sierra:
Design mult_unsigned, start of the top module:
module mult_unsigned #(
		parameter WIDTHA = 16,
		parameter WIDTHB = 24,
		parameter PIPELINE_DEPTH = 4
)
(
	input clk,rst,
	input [WIDTHA -1 :0] A,
	input [WIDTHB -1 :0] B,
	output [WIDTHA + WIDTHB - 1:0] result
);
reg [WIDTHA -1 :0] rA;
reg [WIDTHB -1 :0] rB;
reg [WIDTHA + WIDTHB - 1:0] M [PIPELINE_DEPTH-1:0];
integer i;
always @(posedge clk or posedge rst)
begin
	if (rst) begin
		rA <= 0;
		rB <= 0;
		for (i=0; i<PIPELINE_DEPTH; i=i+1)
		  M[i] <=0;
		end
	else
	begin
		rA <= A;
		rB <= B;
		M[0] <= rA * rB;
		for (i=0; i<PIPELINE_DEPTH-1; i=i+1)
			M[i+1] <= M[i];
	end
end
assign result = M[PIPELINE_DEPTH-1];
endmodule
clock: 8.0 ns
lec_check: 0
cap_margin: 20
cell_pad_in_sites_global_placement: 0
core_margin: 2
core_utilization: 26
cts_cluster_diameter: 341
cts_cluster_size: 95
hold_slack_margin: -0.07
place_density: 0.89
slew_margin: 15
tns_end_percent: 20
run.sh (not shown) runs the stock make flow with config.mk's settings and CLKGATE_MAP_FILE=.
Relative to sierra, the following input files were edited for yarrow:
# sierra
export LEC_CHECK = 0
export CAP_MARGIN = 20
export CELL_PAD_IN_SITES_GLOBAL_PLACEMENT = 0
export CORE_MARGIN = 2
export CORE_UTILIZATION = 26
export CTS_CLUSTER_DIAMETER = 341
export CTS_CLUSTER_SIZE = 95
export HOLD_SLACK_MARGIN = -0.07
export PLACE_DENSITY = 0.89
export SLEW_MARGIN = 15
export TNS_END_PERCENT = 20
create_clock -name core_clock -period 8.0 [get_ports {clk}]
# yarrow
export LEC_CHECK = 0
export CAP_MARGIN = 20
export CORE_MARGIN = 2
export CORE_UTILIZATION = 40
export SLEW_MARGIN = 20
create_clock -name core_clock -period 8.0 [get_ports {clk}]
Results
No run among sierra and yarrow stopped early or left any final violation; all are clean.
Logic depth of the worst path, buffers included delta for yarrow relative to sierra: 3 lower
[compare] base=sierra new=yarrow: cell total after placement has decreased; core utilization of the finished layout has increased; total non-filler cell area in the finished layout has decreased; tally of filler cells in the layout has decreased; number of global-route vias before repair has decreased.
| time the final worst path needs with I/O delays and setup | yarrow vs sierra | 11 ps lower |
yarrow vs sierra, horizontal extent of the die went down by about 20%.
On die size, the higher figure sits with sierra, not yarrow.
[inputs] maple vs yarrow
# yarrow
export LEC_CHECK = 0
export CAP_MARGIN = 20
export CORE_MARGIN = 2
export CORE_UTILIZATION = 40
export SLEW_MARGIN = 20
create_clock -name core_clock -period 8.0 [get_ports {clk}]
# maple
export LEC_CHECK = 0
export CAP_MARGIN = 20
export CELL_PAD_IN_SITES_GLOBAL_PLACEMENT = 1
export CORE_MARGIN = 2
export CORE_UTILIZATION = 40
export CTS_CLUSTER_DIAMETER = 341
export CTS_CLUSTER_SIZE = 99
export HOLD_SLACK_MARGIN = -0.07
export SETUP_SLACK_MARGIN = 1.06
export SLEW_MARGIN = 20
create_clock -name core_clock -period 8.0 [get_ports {clk}]
[summary]
- The setup slack number comes out lower for yarrow vs maple.
- Detailed-route wire length (maple over yarrow): increase, about 7%
- Final worst-path cycle share, maple and yarrow: higher on yarrow
- NOTE achievable frequency yarrow->maple increased slightly
- Between yarrow and maple, the flow reports count of fill cells added during filler insertion increasing by a few percent.
- Final core area utilization: yarrow vs maple, no meaningful difference
- Ratio of routed vias to standard cells of maple falls short of that of yarrow slightly.
- In maple relative to yarrow, routed length per placed instance had gone up by a few percent.
- Any difference in sequential share of layout area between yarrow and maple is small enough to ignore.
#### Input delta (raven over maple)
# maple
export LEC_CHECK = 0
export CAP_MARGIN = 20
export CELL_PAD_IN_SITES_GLOBAL_PLACEMENT = 1
export CORE_MARGIN = 2
export CORE_UTILIZATION = 40
export CTS_CLUSTER_DIAMETER = 341
export CTS_CLUSTER_SIZE = 99
export HOLD_SLACK_MARGIN = -0.07
export SETUP_SLACK_MARGIN = 1.06
export SLEW_MARGIN = 20
create_clock -name core_clock -period 8.0 [get_ports {clk}]
# raven
export LEC_CHECK = 0
export CAP_MARGIN = 20
export CELL_PAD_IN_SITES_GLOBAL_PLACEMENT = 0
export CORE_MARGIN = 2
export CORE_UTILIZATION = 17
export CTS_CLUSTER_DIAMETER = 341
export CTS_CLUSTER_SIZE = 95
export GPL_ROUTABILITY_DRIVEN = 0
export HOLD_SLACK_MARGIN = -0.07
export PLACE_DENSITY = 0.79
export SLEW_MARGIN = 15
export TNS_END_PERCENT = 20
create_clock -name core_clock -period 8.0 [get_ports {clk}]
Number of pins exceeding their max-slew limit in the final report came out exactly the same in raven and maple. Per the comparison of raven with maple, number of vias per cell after detailed routing down 1.1; maximum frequency shows a reduction of 2.1%; met1 track demand over resource in global routing lower; total inserted antenna cells has increased. Number of global-route vias before repair, raven and maple: lower on raven. Comparing raven and maple, the lower length of routed met3 wiring is on maple. raven: flow completed, timing, DRC and antenna clean.

Setup of run 1:
mult_unsigned again, from the RTL that the note above started with.
export LEC_CHECK = 0
export ABC_AREA = 1
export CAP_MARGIN = 35
export CELL_PAD_IN_SITES_DETAIL_PLACEMENT = 2
export CORE_ASPECT_RATIO = 0.56
export CORE_MARGIN = 7
export CORE_UTILIZATION = 58
export CTS_CLUSTER_SIZE = 43
export GPL_TIMING_DRIVEN = 0
export HOLD_SLACK_MARGIN = 0.11
export SLEW_MARGIN = 30
export TNS_END_PERCENT = 20
create_clock -name core_clock -period 7.19 [get_ports {clk}]
As the logs show, run 1 stopped at detailed placement (3_5_place_dp) after a tool error, so it never reached the end of the flow.
The inputs of run 2 differ from those of run 1 as listed below.
# run 1
export LEC_CHECK = 0
export ABC_AREA = 1
export CAP_MARGIN = 35
export CELL_PAD_IN_SITES_DETAIL_PLACEMENT = 2
export CORE_ASPECT_RATIO = 0.56
export CORE_MARGIN = 7
export CORE_UTILIZATION = 58
export CTS_CLUSTER_SIZE = 43
export GPL_TIMING_DRIVEN = 0
export HOLD_SLACK_MARGIN = 0.11
export SLEW_MARGIN = 30
export TNS_END_PERCENT = 20
create_clock -name core_clock -period 7.19 [get_ports {clk}]
# run 2
export LEC_CHECK = 0
export CAP_MARGIN = 35
export CORE_MARGIN = 2
export CORE_UTILIZATION = 58
export CTS_CLUSTER_SIZE = 93
export HOLD_SLACK_MARGIN = 0.11
export SLEW_MARGIN = 20
export TNS_END_PERCENT = 35
create_clock -name core_clock -period 7.07 [get_ports {clk}]
Findings:
- Summary of run 1 and run 2: one run falls short of a clean finish, namely run 1.
- Run 1 got as far as detailed placement (3_5_place_dp), where a tool error ended the run.
- Total core area in run 2 is 4.3% below run 1.
- Run 2 — synthesized area about 5% lower, run 1 as reference
- Between run 2 and run 1, it is run 2 whose total cell area reported by yosys after synthesis is lower, by 4.8%.
- In the tables for run 2 and run 1, share of the synthesized netlist area taken by xor and xnor gates reads higher with run 2.
Input-level comparison between run 3 and run 2:
# run 2
export LEC_CHECK = 0
export CAP_MARGIN = 35
export CORE_MARGIN = 2
export CORE_UTILIZATION = 58
export CTS_CLUSTER_SIZE = 93
export HOLD_SLACK_MARGIN = 0.11
export SLEW_MARGIN = 20
export TNS_END_PERCENT = 35
create_clock -name core_clock -period 7.07 [get_ports {clk}]
# run 3
export LEC_CHECK = 0
export ABC_AREA = 1
export CAP_MARGIN = 35
export CORE_ASPECT_RATIO = 0.56
export CORE_MARGIN = 2
export CORE_UTILIZATION = 58
export CTS_CLUSTER_SIZE = 93
export HOLD_SLACK_MARGIN = 0.11
export SLEW_MARGIN = 30
export TNS_END_PERCENT = 20
create_clock -name core_clock -period 7.19 [get_ports {clk}]
[summary]
- Run 2 and run 3 all finish clean.
- Delta (run 3 minus run 2): overall via count from detail_route went up, post-route clock period utilization went down, unique cell type count in the Yosys netlist shrank by 32, multi-input combinational cell count rose 149.
- Register area delta (run 3 -> run 2): insignificant
- Measured against each other, run 2 and run 3 differ in filler cell count in the final layout, the higher figure coming from run 3.
- Run 2 -> run 3: floorplan core area increased by a few percent

Starting RTL as in the previous note.
==> flow/config.mk <==
export PLATFORM = sky130hd
export DESIGN_NAME = mult_unsigned
export DESIGN_NICKNAME = mult_unsigned
export VERILOG_FILES = /design/flow/design.v
export SDC_FILE = /design/flow/constraint.sdc
export NUM_CORES = 4
export LEC_CHECK = 0
export CAP_MARGIN = 0
export CELL_PAD_IN_SITES_GLOBAL_PLACEMENT = 0
export CORE_MARGIN = 4
export CORE_UTILIZATION = 17
export CTS_CLUSTER_DIAMETER = 160
export CTS_CLUSTER_SIZE = 100
export HOLD_SLACK_MARGIN = 0.29
export MIN_ROUTING_LAYER = met1
export PLACE_DENSITY = 0.81
export SETUP_SLACK_MARGIN = -0.56
export SLEW_MARGIN = 10
export TNS_END_PERCENT = 20
==> flow/constraint.sdc <==
create_clock -name core_clock -period 11.8 [get_ports {clk}]
set_input_delay 2.3600 -clock core_clock [delete_from_list [all_inputs] [get_ports {clk}]]
set_output_delay 2.3600 -clock core_clock [all_outputs]
set_load 0.01 [all_outputs]
Rerun with:
==> flow/config.mk (replaced) <==
export PLATFORM = sky130hd
export DESIGN_NAME = mult_unsigned
export DESIGN_NICKNAME = mult_unsigned
export VERILOG_FILES = /design/flow/design.v
export SDC_FILE = /design/flow/constraint.sdc
export NUM_CORES = 4
export LEC_CHECK = 0
export CAP_MARGIN = 20
export CELL_PAD_IN_SITES_GLOBAL_PLACEMENT = 0
export CORE_MARGIN = 10
export CORE_UTILIZATION = 72
export CTS_CLUSTER_SIZE = 49
export HOLD_SLACK_MARGIN = 0.21
export MIN_ROUTING_LAYER = met1
export PLACE_DENSITY = 0.67
export SLEW_MARGIN = 10
export TNS_END_PERCENT = 50
==> flow/constraint.sdc (replaced) <==
create_clock -name core_clock -period 5.55 [get_ports {clk}]
set_input_delay 1.1100 -clock core_clock [delete_from_list [all_inputs] [get_ports {clk}]]
set_output_delay 1.1100 -clock core_clock [all_outputs]
set_load 0.01 [all_outputs]
=>
- This time the run produced a layout that fails on negative setup slack
- cell area came out higher by 7.0%
- via count came out higher by 21%
- area after synthesis does not change
- first-iteration DRC count came out higher by 84%
- non-clock buffer count came out higher by 234
Rerun with:
--- a/flow/config.mk
+++ b/flow/config.mk
@@ -8,10 +8,9 @@
 export CAP_MARGIN = 20
 export CELL_PAD_IN_SITES_GLOBAL_PLACEMENT = 0
-export CORE_MARGIN = 10
-export CORE_UTILIZATION = 72
-export CTS_CLUSTER_SIZE = 49
+export CORE_MARGIN = 2
+export CORE_UTILIZATION = 56
+export CTS_CLUSTER_SIZE = 96
 export HOLD_SLACK_MARGIN = 0.21
 export MIN_ROUTING_LAYER = met1
-export PLACE_DENSITY = 0.67
 export SLEW_MARGIN = 10
 export TNS_END_PERCENT = 50
==> flow/constraint.sdc (replaced) <==
create_clock -name core_clock -period 5.65 [get_ports {clk}]
set_input_delay 1.1300 -clock core_clock [delete_from_list [all_inputs] [get_ports {clk}]]
set_output_delay 1.1300 -clock core_clock [all_outputs]
set_load 0.01 [all_outputs]
What happened: The changed run produced a layout that fails on negative setup slack. Synthesized cell count is unchanged. Die area rises by a few percent. Utilization falls by 21 points. Clock-buffer cell count rises by 1. First-iteration DRC count falls by well over a third. Cell count rises slightly. Worst setup slack improves by 0.32 ns. Global-route usage falls by 5.6 points.
Rerun with:
--- a/flow/config.mk
+++ b/flow/config.mk
@@ -9,8 +9,9 @@
 export CELL_PAD_IN_SITES_GLOBAL_PLACEMENT = 0
 export CORE_MARGIN = 2
-export CORE_UTILIZATION = 56
+export CORE_UTILIZATION = 72
 export CTS_CLUSTER_SIZE = 96
-export HOLD_SLACK_MARGIN = 0.21
 export MIN_ROUTING_LAYER = met1
+export PLACE_DENSITY = 0.67
+export SETUP_SLACK_MARGIN = 0.09
 export SLEW_MARGIN = 10
 export TNS_END_PERCENT = 50
==> flow/constraint.sdc (replaced) <==
create_clock -name core_clock -period 5.95 [get_ports {clk}]
set_input_delay 1.1900 -clock core_clock [delete_from_list [all_inputs] [get_ports {clk}]]
set_output_delay 1.1900 -clock core_clock [all_outputs]
set_load 0.01 [all_outputs]
The new run completed and failed the layout checks on negative setup slack.
Utilization went up by 18 points.
Cell count fell by a few percent.
Worst setup slack improved by 0.051 ns.
Final area shrinks slightly.
Sequential cell count stays the same.
Die size drops by about a fifth.
Routed wire length increases by about a fifth.
Rerun with:
==> flow/config.mk (replaced) <==
export PLATFORM = sky130hd
export DESIGN_NAME = mult_unsigned
export DESIGN_NICKNAME = mult_unsigned
export VERILOG_FILES = /design/flow/design.v
export SDC_FILE = /design/flow/constraint.sdc
export NUM_CORES = 4
export LEC_CHECK = 0
export ABC_AREA = 1
export CAP_MARGIN = 20
export CORE_MARGIN = 2
export CORE_UTILIZATION = 72
export SLEW_MARGIN = 20
export TNS_END_PERCENT = 100
==> flow/constraint.sdc (replaced) <==
create_clock -name core_clock -period 5.59 [get_ports {clk}]
set_input_delay 1.1180 -clock core_clock [delete_from_list [all_inputs] [get_ports {clk}]]
set_output_delay 1.1180 -clock core_clock [all_outputs]
set_load 0.01 [all_outputs]
Now the flow produced a clean layout.
Worst hold slack barely changes.
Cell count climbs by 17%.
First-iteration DRC count climbs by 19%.
Wire length stays flat.
Setup slack gets better by 0.25 ns.
Synthesized area climbs by 5.1%.
Final area hardly moves.

== P ==
Starting RTL as in the previous note.
Settings: LEC_CHECK=0, ABC_AREA=1, CAP_MARGIN=35, CORE_ASPECT_RATIO=0.56, CORE_MARGIN=7, CORE_UTILIZATION=58, CTS_CLUSTER_SIZE=93, GPL_TIMING_DRIVEN=0, HOLD_SLACK_MARGIN=0.11, SLEW_MARGIN=30, TNS_END_PERCENT=20; clock period 7.19 ns.
Edits applied to the flow inputs when going from P to Q:
# P
export LEC_CHECK = 0
export ABC_AREA = 1
export CAP_MARGIN = 35
export CORE_ASPECT_RATIO = 0.56
export CORE_MARGIN = 7
export CORE_UTILIZATION = 58
export CTS_CLUSTER_SIZE = 93
export GPL_TIMING_DRIVEN = 0
export HOLD_SLACK_MARGIN = 0.11
export SLEW_MARGIN = 30
export TNS_END_PERCENT = 20
create_clock -name core_clock -period 7.19 [get_ports {clk}]
# Q
export LEC_CHECK = 0
export ABC_AREA = 1
export CAP_MARGIN = 20
export CORE_MARGIN = 2
export CORE_UTILIZATION = 65
export CTS_CLUSTER_DIAMETER = 400
export SLEW_MARGIN = 20
create_clock -name core_clock -period 4.42 [get_ports {clk}]
Results
- Diff P and Q: final cell utilization of the core higher in Q
- The flow completed for Q, but it is not clean: the layout still shows negative setup slack.
- met2 capacity usage during global routing for Q is higher than for P.
- After detailed routing, P needs more wire than Q.
- When Q is measured against P, its number of setup buffers added after CTS turns out 30 higher.
- P → Q: setup slack went down by 1.47 ns, insertion delay to the later sink of the worst-skew pair was more or less identical, combinational share of cell area went down by 1.6 points.
- Count of clock-buffer cells in the layout in Q is 1 lower than in P

Starting RTL as in the previous note.
clock: 11.8 ns
lec_check: 0
cap_margin: 20
cell_pad_in_sites_global_placement: 0
core_margin: 10
core_utilization: 56
cts_cluster_diameter: 160
cts_cluster_size: 100
hold_slack_margin: 0.26
min_routing_layer: met1
place_density_lb_addon: 0.3
setup_slack_margin: 0.09
slew_margin: 10
tns_end_percent: 20
==> next run, changes <==
Settings changed: ABC_AREA from default to 1, CAP_MARGIN 20 to 10, HOLD_SLACK_MARGIN 0.26 to 0.21, PLACE_DENSITY from default to 0.81, PLACE_DENSITY_LB_ADDON 0.3 to default.
The new run ran to the end with no violations. Count of clock-buffer cells in the layout climbs by 1. Design area grows by a few percent. Global-route usage rose by 1.6 points. Via count increases by about a fifth. Sequential share of layout area is lower by 1.2 points.
==> next run, changes <==
Settings changed: CAP_MARGIN 10 to 20, CORE_MARGIN 10 to 2, CORE_UTILIZATION 56 to 72, CTS_CLUSTER_DIAMETER 160 to default, CTS_CLUSTER_SIZE 100 to 96, PLACE_DENSITY 0.81 to 0.67, TNS_END_PERCENT 20 to 50.
Clock period 11.8 ns to 5.79 ns, I/O delays scaled along.
Effect:
- worst hold slack got worse by 0.0046 ns
- final area climbs by 3.5%
- non-clock buffer count grows by 80
- core utilization increases by 21 points
- die size decreases by 34%
- synthesized area does not change
==> next run, changes <==
Settings changed: CELL_PAD_IN_SITES_GLOBAL_PLACEMENT 0 to default, CTS_CLUSTER_SIZE 96 to default, HOLD_SLACK_MARGIN 0.21 to default, MAX_ROUTING_LAYER from default to met4, MIN_ROUTING_LAYER met1 to default, PLACE_DENSITY 0.67 to default, SETUP_SLACK_MARGIN 0.09 to default, SLEW_MARGIN 10 to 20, TNS_END_PERCENT 50 to default.
Clock period 5.79 ns to 4.33 ns, I/O delays scaled along.
Now the flow ended with an error in global routing on GRT-0232.
Area after synthesis does not change.
Die area is unchanged.
Synthesized cell count does not change.
==> next run, changes <==
Settings changed: MAX_ROUTING_LAYER met4 to default, PLACE_DENSITY from default to 0.78.
Clock period 4.33 ns to 5.44 ns, I/O delays scaled along.
What happened:
- Now the flow produced a layout that fails on negative setup slack
- die area stays the same
- synthesized area stays the same
- synthesized cell count is unchanged
